==> inputs of trial 33 <==
==> flow/design.v (excerpt) <==
module master_top#(
    parameter DATA_WIDTH = 32,
    parameter ADDR_WIDTH = 32,
    parameter BRAM_QUANTITY = 6,
    parameter INTERNAL_ADDR_RANGE = 128
)(
    input                           clk,
    input                           areset,
    input  logic [             3:0] awid_i,
    input  logic [ADDR_WIDTH - 1:0] awaddr_i,
    input  logic                    awvalid_i,
    output logic                    awready_o,
    input  logic [             3:0] wid_i,
    input  logic [DATA_WIDTH - 1:0] wdata_i,
    input  logic [             3:0] wstrb_i,
    input  logic                    wlast_i,
    input  logic                    wvalid_i,
    output logic                    wready_o,
    input  logic [             3:0] arid_i,
    input  logic [ADDR_WIDTH - 1:0] araddr_i,
    input  logic                    arvalid_i,
    output logic                    arready_o,
    output logic [             3:0] rid_o,
    output logic [DATA_WIDTH - 1:0] rdata_o,
    output logic                    rlast_o,
    output logic                    rvalid_o,
    input  logic                    rready_i,
    output logic [             3:0] bid_o,
    output logic [             1:0] bresp_o,
    output logic                    bvalid_o,
    input  logic                    bready_i,
    output logic [             3:0] m_awid_o,
    output logic [             7:0] m_awlen_o,
    output logic [             2:0] m_awsize_o,
    output logic [             1:0] m_awburst_o,
    output logic [ADDR_WIDTH - 1:0] m_awaddr_o,
    output logic                    m_awvalid_o,
    input  logic                    m_awready_i,
    output logic [             3:0] m_wid_o,
    output logic [DATA_WIDTH - 1:0] m_wdata_o,
    output logic [             3:0] m_wstrb_o,
    output logic                    m_wlast_o,
    output logic                    m_wvalid_o,
    input  logic                    m_wready_i,
    input  logic [             3:0] m_bid_i,
    input  logic [             1:0] m_bresp_i,
    input  logic                    m_bvalid_i,
    output logic                    m_bready_o
);
Settings: LEC_CHECK=0, ABC_AREA=1, CAP_MARGIN=5, CELL_PAD_IN_SITES_DETAIL_PLACEMENT=0, CORE_ASPECT_RATIO=0.87, CORE_MARGIN=3, CORE_UTILIZATION=71, CTS_CLUSTER_SIZE=73, GPL_ROUTABILITY_DRIVEN=1, MIN_ROUTING_LAYER=met1, SETUP_SLACK_MARGIN=-0.09, SLEW_MARGIN=20, TNS_END_PERCENT=100; clock period 1.73 ns.
run.sh (not shown) runs the stock make flow with config.mk's settings and CLKGATE_MAP_FILE=.
==> inputs of build 28, as changes to trial 33 <==
ABC_AREA = unset   (was 1)
CAP_MARGIN = 20   (was 5)
CELL_PAD_IN_SITES_DETAIL_PLACEMENT = unset   (was 0)
CORE_ASPECT_RATIO = unset   (was 0.87)
CORE_MARGIN = 2   (was 3)
CTS_CLUSTER_SIZE = 35   (was 73)
GPL_ROUTABILITY_DRIVEN = unset   (was 1)
HOLD_SLACK_MARGIN = -0.09   (was unset)
MIN_ROUTING_LAYER = unset   (was met1)
PLACE_DENSITY = 0.65   (was unset)
SETUP_SLACK_MARGIN = -0.3   (was -0.09)
TNS_END_PERCENT = unset   (was 100)
==> flow/constraint.sdc (replaced) <==
create_clock -name core_clock -period 3.31 [get_ports {clk}]
set_input_delay 0.6620 -clock core_clock [delete_from_list [all_inputs] [get_ports {clk}]]
set_output_delay 0.6620 -clock core_clock [all_outputs]
set_load 0.01 [all_outputs]
==> inputs of build 45, as changes to trial 33 <==
ABC_AREA = unset   (was 1)
CAP_MARGIN = 20   (was 5)
CELL_PAD_IN_SITES_DETAIL_PLACEMENT = unset   (was 0)
CORE_ASPECT_RATIO = unset   (was 0.87)
CORE_MARGIN = 2   (was 3)
CORE_UTILIZATION = 64   (was 71)
CTS_CLUSTER_SIZE = unset   (was 73)
GPL_ROUTABILITY_DRIVEN = unset   (was 1)
MIN_ROUTING_LAYER = unset   (was met1)
PLACE_DENSITY = 0.6   (was unset)
SETUP_SLACK_MARGIN = unset   (was -0.09)
TNS_END_PERCENT = unset   (was 100)
==> flow/constraint.sdc (replaced) <==
create_clock -name core_clock -period 5.86 [get_ports {clk}]
set_input_delay 1.1720 -clock core_clock [delete_from_list [all_inputs] [get_ports {clk}]]
set_output_delay 1.1720 -clock core_clock [all_outputs]
set_load 0.01 [all_outputs]
==> comparison table <==
                                                                                     build 28                   trial 33          build 45
Result of the run                                                  complete, but fails checks  aborted with a tool error  no timing/DRC/antenna violations
Stage where the flow stopped                                                                -       clock tree synthesis                 -
Layout check failures                                                    negative setup slack                          -                 -
Crit path largest cell delay                                                          0.38 ns                          -           0.49 ns
GRT met3 Usage                                                                         0.0821                          -            0.0632
Setup TNS                                                                           -0.612 ns                          -              0 ns
Highest-power group                                                          sequential cells                          -  sequential cells
Placeable core region                                                             26800 sq um                26500 sq um       29600 sq um
Number of fillers in the final layout                                                    1287                          -              2013
Non-clock inverter count in the final layout                                               31                          -                31
Fraction of synthesized cell area taken by the top area cell type                       0.517                      0.513             0.517
Post-route standard cell area excluding fillers                                   23400 sq um                          -       22700 sq um
Hold WS                                                                             0.0434 ns                          -          0.377 ns
Dpl cell area                                                                     22000 sq um                24000 sq um       21400 sq um
Hold Fails Final Rpt                                                                        0                          -                 0
Area overhead of the layout relative to synthesis                                       21.3%                          -             17.6%
Setup repair after global routing missed its margin                                      true                          -             false
Routability-driven placement congestion ratio                                           0.898                       1.03             0.914
Nature of the critical path startpoint                                              flip-flop                          -         flip-flop
Multi-input gates                                                                        1194                          -              1194
Log Warnings                                                                               81                          -                83
Row count                                                                                  60                         55                63
Relative slew slack                                                                     0.330                          -             0.310

---

==> job 578: inputs <==
Starting RTL as in the previous note.
export LEC_CHECK = 0
export CAP_MARGIN = 20
export CORE_ASPECT_RATIO = 0.92
export CORE_MARGIN = 2
export CORE_UTILIZATION = 71
export CTS_CLUSTER_SIZE = 29
export HOLD_SLACK_MARGIN = -0.09
export PLACE_DENSITY = 0.65
export SETUP_SLACK_MARGIN = -0.3
export SLEW_MARGIN = 20
create_clock -name core_clock -period 3.26 [get_ports {clk}]
==> job 3712: changes against job 578 <==
- ABC_AREA: default -> 0
- CELL_PAD_IN_SITES_DETAIL_PLACEMENT: default -> 0
- CELL_PAD_IN_SITES_GLOBAL_PLACEMENT: default -> 3
- CORE_ASPECT_RATIO: 0.92 -> 1.58
- CORE_MARGIN: 2 -> 7
- CORE_UTILIZATION: 71 -> 40
- CTS_CLUSTER_SIZE: 29 -> default
- GPL_ROUTABILITY_DRIVEN: default -> 1
- HOLD_SLACK_MARGIN: -0.09 -> default
- PLACE_DENSITY: 0.65 -> 0.9
- SETUP_SLACK_MARGIN: -0.3 -> default
- TNS_END_PERCENT: default -> 65
==> flow/constraint.sdc (replaced) <==
create_clock -name core_clock -period 8.0 [get_ports {clk}]
set_input_delay 1.6000 -clock core_clock [delete_from_list [all_inputs] [get_ports {clk}]]
set_output_delay 1.6000 -clock core_clock [all_outputs]
set_load 0.01 [all_outputs]
==> summary of the runs <==
Between job 3712 and job 578, the lower hold slack is in job 578 (gap 250 ps). Area after synthesis is the same in job 3712 and job 578. Between job 578 and job 3712, the lower final area is in job 3712 (gap about 2%, measured against job 3712). Core utilization: job 3712 is lower than job 578 (40 points). In combinational power, job 578 is at 2.6 times the value of job 3712. Between job 3712 and job 578, the lower sequential power is in job 3712 (gap 60%, measured against job 578). Job 3712 produced a clean layout. Job 578 produced a layout that fails on negative setup slack. Critical path depth is the same in job 578 and job 3712. Final cell count: job 3712 is larger than job 578 (7.7%). Against job 3712, the power of job 578 is larger by about 150%.

---

==> 06-20 <==
master_top again, from the RTL that the note above started with.
clock: 3.26 ns
lec_check: 0
cap_margin: 20
core_margin: 2
core_utilization: 71
cts_cluster_diameter: 64
cts_cluster_size: 29
hold_slack_margin: -0.09
place_density: 0.65
setup_slack_margin: 0.73
slew_margin: 20
==> inputs of 12-16, as changes to 06-20 <==
- CELL_PAD_IN_SITES_DETAIL_PLACEMENT: unset -> 1
- CORE_ASPECT_RATIO: unset -> 1.21
- CORE_UTILIZATION: 71 -> 28
- CTS_CLUSTER_DIAMETER: 64 -> unset
- CTS_CLUSTER_SIZE: 29 -> unset
- GPL_ROUTABILITY_DRIVEN: unset -> 1
- GPL_TIMING_DRIVEN: unset -> 0
- HOLD_SLACK_MARGIN: -0.09 -> unset
- MIN_ROUTING_LAYER: unset -> met2
- PLACE_DENSITY: 0.65 -> unset
- PLACE_DENSITY_LB_ADDON: unset -> 0.12
- SETUP_SLACK_MARGIN: 0.73 -> 0.17
- TNS_END_PERCENT: unset -> 85
==> flow/constraint.sdc (replaced) <==
create_clock -name core_clock -period 4.46 [get_ports {clk}]
set_input_delay 0.8920 -clock core_clock [delete_from_list [all_inputs] [get_ports {clk}]]
set_output_delay 0.8920 -clock core_clock [all_outputs]
set_load 0.01 [all_outputs]
==> comparison table <==
	12-16	06-20
Met1 layer usage reported by global route	0%	51.7%
Via count of the first global-routing pass	23500	16400
Met3 Use GR	35.8%	6.99%
Hold Slack	274 ps	-20.4 ps
Sequential cell area in the final layout	0.0101 mm^2	0.0101 mm^2
Top layer reached by signal wires	met5	met4
Fraction of standard cell area that is sequential	41.4%	41.4%
GR Util All Layers	28.3%	40.0%
Routed length on met1	0 um	22300 um
Core utilization before placement	28.4%	72.1%
Outcome	finished clean	complete, but fails checks
Layout check failures	-	negative hold slack, negative setup slack
DRC violation total after the first TritonRoute iteration	2453	1988
Setup slack of the worst register-to-register path	970 ps	-40 ps
Area of the core	0.0681 mm^2	0.0268 mm^2

---

==> v10 <==
master_top again, from the RTL that the note above started with.
clock: 5.02 ns
lec_check: 0
cap_margin: 25
cell_pad_in_sites_global_placement: 3
core_margin: 2
core_utilization: 64
gpl_timing_driven: 0
hold_slack_margin: -0.03
max_routing_layer: met4
slew_margin: 20
tns_end_percent: 95
==> v37: changes against v10 <==
- CAP_MARGIN: 25 -> 20
- CELL_PAD_IN_SITES_GLOBAL_PLACEMENT: 3 -> not set
- CORE_UTILIZATION: 64 -> 71
- CTS_CLUSTER_SIZE: not set -> 35
- GPL_TIMING_DRIVEN: 0 -> not set
- HOLD_SLACK_MARGIN: -0.03 -> not set
- MAX_ROUTING_LAYER: met4 -> not set
- PLACE_DENSITY: not set -> 0.65
- TNS_END_PERCENT: 95 -> not set
==> flow/constraint.sdc (replaced) <==
create_clock -name core_clock -period 3.57 [get_ports {clk}]
set_input_delay 0.7140 -clock core_clock [delete_from_list [all_inputs] [get_ports {clk}]]
set_output_delay 0.7140 -clock core_clock [all_outputs]
set_load 0.01 [all_outputs]
==> v12: changes against v10 <==
- CELL_PAD_IN_SITES_GLOBAL_PLACEMENT: 3 -> not set
- CORE_UTILIZATION: 64 -> 40
- TNS_END_PERCENT: 95 -> not set
==> summary.txt <==
run metrics: Exit stage=3_1_place_gp_skip_io, Top logic family=multiplexers, YS warnings=4, DIE HEIGHT=178 um, Pre-Place Util=around two thirds, status=did not finish, register bit total from synthesis=around 400, Top cell area share=between 50% and 60%, Die W=178 um, tool error=[ERROR GPL-0301] Utilization 122.068 % exceeds 100%., Synth Flop Type=dfrtp_1, core area=29600 um2, total die size=around 32000 um2, AND-OR/OR-AND Cells, Area Fraction=12.7%, EDFF count, synth=0, number of cell rows=roughly 63
Source of the figures above: v10

==> summary.txt <==
flow finished, numbers: Top logic family=multiplexers, register bit total from synthesis=roughly 400, status=no timing/DRC/antenna violations, YS warnings=4, Top cell area share=roughly half, Pre-Place Util=roughly two fifths, EDFF count, synth=0, DIE HEIGHT=~220 um, number of cell rows=around 80, total die size=50100 um2, Synth Flop Type=dfrtp_1, Die W=roughly 220 um, core area=between 40000 and 50000 um2
Source of the figures above: v12

==> summary.txt <==
flow finished, numbers: setup violators final=1, total die size=approximately 29000 um2, power in combinational cells=1.47 mW, DIE HEIGHT=between 150 and 200 um, number of cell rows=approximately 60, WL met1=21000 um, GPL Wtd Cong=0.906, Synth Flop Type=dfrtp_1, violated checks=setup timing, Top cell area share=between 50 and 60%, reg2reg end=axi_master_0.wdata_o[29], EDFF count, synth=0, Top Layer Used=met4, register bit total from synthesis=402, core area=roughly 27000 um2, AND-OR/OR-AND Cells, Area Fraction=around 13%, final worst setup slack=-0.341 ns, status=complete, but fails checks
Source of the figures above: v37


---

==> branch quartz: inputs <==
Starting RTL as in the previous note.
Settings: LEC_CHECK=0, ABC_AREA=1, CAP_MARGIN=20, CELL_PAD_IN_SITES_GLOBAL_PLACEMENT=1, CORE_MARGIN=2, CORE_UTILIZATION=40, GPL_ROUTABILITY_DRIVEN=0, PLACE_DENSITY=0.46, SLEW_MARGIN=20, TNS_END_PERCENT=65; clock period 8.0 ns.
==> branch ember (differences from branch quartz) <==
==> flow/config.mk (replaced) <==
export PLATFORM = sky130hd
export DESIGN_NAME = master_top
export DESIGN_NICKNAME = master_top
export VERILOG_FILES = /design/flow/design.v
export SDC_FILE = /design/flow/constraint.sdc
export NUM_CORES = 4
export LEC_CHECK = 0
export CAP_MARGIN = 20
export CORE_MARGIN = 2
export CORE_UTILIZATION = 71
export CTS_CLUSTER_SIZE = 29
export PLACE_DENSITY = 0.65
export SLEW_MARGIN = 20
==> flow/constraint.sdc (replaced) <==
create_clock -name core_clock -period 3.26 [get_ports {clk}]
set_input_delay 0.6520 -clock core_clock [delete_from_list [all_inputs] [get_ports {clk}]]
set_output_delay 0.6520 -clock core_clock [all_outputs]
set_load 0.01 [all_outputs]
==> results <==
- Sequential power: branch quartz is lower than branch ember (about 60%).
- Between branch quartz and branch ember, the lower clock power is in branch quartz (gap about 60%, measured against branch ember).
- In sequential cell count, branch ember and branch quartz do not differ.
- Branch quartz went through all stages and came out clean. Branch ember finished but failed the layout checks on negative setup slack.
- In branch ember the utilization is higher than in branch quartz, by 39 points.
- In branch quartz the combinational power is smaller than in branch ember, by 26%.
- Of branch quartz and branch ember, branch quartz has the higher worst hold slack (gap 0.31 ns).
- Of branch ember and branch quartz, branch quartz has the higher sequential share of layout area (gap 0.56 points).
- In branch quartz the via count is larger than in branch ember, by 1.2%.
- In branch quartz the first-iteration DRC count is smaller than in branch ember, by about 30%.
- Design area: branch ember is larger than branch quartz (about 1.3%).
==> figures <==
item                                                                                                 branch ember                                  branch quartz
Result of the run                                                                      complete, but fails checks               no timing/DRC/antenna violations
Reasons for failing layout checks                                                            negative setup slack                                              -
Layout Utilization                                                                                          88.2%                                          48.8%
Combinational cell area excluding buffers and inverters                                                  8650 µm²                                       8140 µm²
Final hold slack                                                                                        0.0657 ns                                       0.376 ns
Synthesized chip area reported by yosys                                                                 19300 µm²                                      19500 µm²
Number of vias per cell after detailed routing                                                               6.74                                           5.12
Max stage delay on crit path                                                                              0.40 ns                                        0.62 ns
Proportion of cell area occupied by registers                                                               42.6%                                          43.1%
Clk_skew                                                                                                0.0246 ns                                      0.0171 ns
Largest voltage drop on the vdd net                                                                      0.533 mV                                       0.164 mV
Final cycle utilization of the critical path                                                                 119%                                          72.2%
Overall global routing resource usage                                                                       40.9%                                          23.5%
Number of buffer and inverter instances along the worst setup path                                              3                                              1
Critical Path RT                                                                                          2.61 ns                                        6.40 ns
Post-layout net count                                                                                        2163                                           2674
Number of buffers created by CTS                                                                               41                                             45
Origin of the critical flop-to-flop path                            axi_master_0.current_burst_cnt[2]$_DFFE_PN0P_  axi_master_0.current_burst_cnt[0]$_DFFE_PN0P_
Count of inverters not on the clock network in the layout                                                      31                                            194
Routed Wire Length                                                                                       58000 µm                                       58200 µm
Met1 wire length                                                                                         21300 µm                                       28600 µm
Levels on crit path                                                                                            11                                             15

---

==> job 8909: inputs <==
master_top again, from the RTL that the note above started with.
// master_top
module master_top#(
    parameter DATA_WIDTH = 32,
    parameter ADDR_WIDTH = 32,
    parameter BRAM_QUANTITY = 6,
    parameter INTERNAL_ADDR_RANGE = 128
)(
    input                           clk,
    input                           areset,
    input  logic [             3:0] awid_i,
    input  logic [ADDR_WIDTH - 1:0] awaddr_i,
    input  logic                    awvalid_i,
    output logic                    awready_o,
    input  logic [             3:0] wid_i,
    input  logic [DATA_WIDTH - 1:0] wdata_i,
    input  logic [             3:0] wstrb_i,
    input  logic                    wlast_i,
    input  logic                    wvalid_i,
    output logic                    wready_o,
    input  logic [             3:0] arid_i,
    input  logic [ADDR_WIDTH - 1:0] araddr_i,
    input  logic                    arvalid_i,
    output logic                    arready_o,
    output logic [             3:0] rid_o,
    output logic [DATA_WIDTH - 1:0] rdata_o,
    output logic                    rlast_o,
    output logic                    rvalid_o,
    input  logic                    rready_i,
    output logic [             3:0] bid_o,
    output logic [             1:0] bresp_o,
    output logic                    bvalid_o,
    input  logic                    bready_i,
    output logic [             3:0] m_awid_o,
    output logic [             7:0] m_awlen_o,
    output logic [             2:0] m_awsize_o,
    output logic [             1:0] m_awburst_o,
    output logic [ADDR_WIDTH - 1:0] m_awaddr_o,
    output logic                    m_awvalid_o,
    input  logic                    m_awready_i,
    output logic [             3:0] m_wid_o,
    output logic [DATA_WIDTH - 1:0] m_wdata_o,
    output logic [             3:0] m_wstrb_o,
    output logic                    m_wlast_o,
    output logic                    m_wvalid_o,
    input  logic                    m_wready_i,
    input  logic [             3:0] m_bid_i,
    input  logic [             1:0] m_bresp_i,
    input  logic                    m_bvalid_i,
    output logic                    m_bready_o
);
==> flow/config.mk <==
export PLATFORM = sky130hd
export DESIGN_NAME = master_top
export DESIGN_NICKNAME = master_top
export VERILOG_FILES = /design/flow/design.v
export SDC_FILE = /design/flow/constraint.sdc
export NUM_CORES = 4
export LEC_CHECK = 0
export CAP_MARGIN = 20
export CORE_MARGIN = 2
export CORE_UTILIZATION = 34
export PLACE_DENSITY = 0.6
export SLEW_MARGIN = 20
==> flow/constraint.sdc <==
create_clock -name core_clock -period 10.2 [get_ports {clk}]
set_input_delay 2.0400 -clock core_clock [delete_from_list [all_inputs] [get_ports {clk}]]
set_output_delay 2.0400 -clock core_clock [all_outputs]
set_load 0.01 [all_outputs]
==> inputs of job 8253, as changes to job 8909 <==
Settings changed: CELL_PAD_IN_SITES_GLOBAL_PLACEMENT set to 1, CORE_UTILIZATION 34 to 40, TNS_END_PERCENT set to 65.
==> flow/constraint.sdc (replaced) <==
create_clock -name core_clock -period 8.0 [get_ports {clk}]
set_input_delay 1.6000 -clock core_clock [delete_from_list [all_inputs] [get_ports {clk}]]
set_output_delay 1.6000 -clock core_clock [all_outputs]
set_load 0.01 [all_outputs]
==> inputs of job 9936, as changes to job 8909 <==
Settings changed: CORE_UTILIZATION 34 to 72, CTS_CLUSTER_SIZE set to 36, PLACE_DENSITY 0.6 to 0.66.
==> flow/constraint.sdc (replaced) <==
create_clock -name core_clock -period 3.25 [get_ports {clk}]
set_input_delay 0.6500 -clock core_clock [delete_from_list [all_inputs] [get_ports {clk}]]
set_output_delay 0.6500 -clock core_clock [all_outputs]
set_load 0.01 [all_outputs]
==> inputs of job 2300, as changes to job 8909 <==
Settings changed: ABC_AREA set to 1, CAP_MARGIN 20 to 25, CELL_PAD_IN_SITES_DETAIL_PLACEMENT set to 2, CELL_PAD_IN_SITES_GLOBAL_PLACEMENT set to 3, CORE_ASPECT_RATIO set to 1.09, CORE_MARGIN 2 to 3, CORE_UTILIZATION 34 to 64, GPL_TIMING_DRIVEN set to 0, HOLD_SLACK_MARGIN set to -0.03, MAX_ROUTING_LAYER set to met5, MIN_ROUTING_LAYER set to met1, PLACE_DENSITY 0.6 to not set, TNS_END_PERCENT set to 20.
==> flow/constraint.sdc (replaced) <==
create_clock -name core_clock -period 7.47 [get_ports {clk}]
set_input_delay 1.4940 -clock core_clock [delete_from_list [all_inputs] [get_ports {clk}]]
set_output_delay 1.4940 -clock core_clock [all_outputs]
set_load 0.01 [all_outputs]
==> notes <==
- Between job 2300 and job 8909, the lower synthesized area is in job 8909 (gap about 0.7%, measured against job 8909).
- Job 8909 produced a clean layout. Job 8253 ran to the end with no violations. Job 2300 failed in global placement without I/O (3_1_place_gp_skip_io) (GPL-0301). Job 9936 finished with setup timing left.
- In sequential cell count, job 9936 and job 8909 do not differ.
- Of job 8909 and job 8253, job 8253 has the higher first-iteration DRC count (gap 13%, measured against job 8253).
- Non-clock buffer count: job 8253 < job 8909 < job 9936.
- Clock power, highest first: job 9936, job 8253, job 8909.
- Between job 8253 and job 9936, the lower cell count is in job 9936 (gap about 9%, measured against job 9936).
- Against job 8909, the die size of job 9936 is lower by 52%.
- Sequential power, lowest first: job 8909, job 8253, job 9936.
- Worst hold slack: job 8909 > job 8253 > job 9936.
==> figures <==
Placed cell count: job 9936 2263; job 8909 2598; job 2300 -; job 8253 2456
Final hold violation count: job 9936 0; job 8909 0; job 2300 -; job 8253 0
Highest routed metal layer: job 9936 met5; job 8909 met4; job 2300 -; job 8253 met4
Clock Skew: job 9936 0.0310 ns; job 8909 0.0272 ns; job 2300 -; job 8253 0.0194 ns
Area fraction in compound gates after synthesis: job 9936 12.7%; job 8909 12.7%; job 2300 13.7%; job 8253 12.7%
Critical path launch point: job 9936 axi_master_0.current_burst_cnt[3]$_DFFE_PN0P_; job 8909 axi_master_0.current_burst_cnt[2]$_DFFE_PN0P_; job 2300 -; job 8253 axi_master_0.current_burst_cnt[2]$_DFFE_PN0P_
DR WL met3: job 9936 6.54 mm; job 8909 3.03 mm; job 2300 -; job 8253 2.14 mm
Via-per-instance ratio: job 9936 6.99; job 8909 5.23; job 2300 -; job 8253 5.47
Maximum number of pins on one net before global-route repair: job 9936 102; job 8909 161; job 2300 -; job 8253 122
TritonCTS Buffers: job 9936 41; job 8909 46; job 2300 -; job 8253 46
Worst setup slack for register-to-register paths: job 9936 0.11 ns; job 8909 6.79 ns; job 2300 -; job 8253 4.43 ns
FF/Latch Area: job 9936 0.0101 sq mm; job 8909 0.0101 sq mm; job 2300 -; job 8253 0.0101 sq mm
Post-route clock period utilization: job 9936 122%; job 8909 60.8%; job 2300 -; job 8253 72.4%
Switching power of the nets: job 9936 0.00380 W; job 8909 0.00117 W; job 2300 -; job 8253 0.00148 W
Gate Area: job 9936 0.00864 sq mm; job 8909 0.00859 sq mm; job 2300 -; job 8253 0.00859 sq mm
Worst hold path cell count: job 9936 -; job 8909 0; job 2300 -; job 8253 0
Outcome: job 9936 finished with violations; job 8909 no timing/DRC/antenna violations; job 2300 aborted with a tool error; job 8253 no timing/DRC/antenna violations
Stage where the flow stopped: job 9936 -; job 8909 -; job 2300 global placement without I/O (3_1_place_gp_skip_io); job 8253 -
Reasons for failing layout checks: job 9936 setup timing; job 8909 -; job 2300 -; job 8253 -
Reported combinational group power: job 9936 0.00167 W; job 8909 0.000494 W; job 2300 -; job 8253 0.000627 W
Power figures rest on the tool's default switching activity, not on a simulated workload.
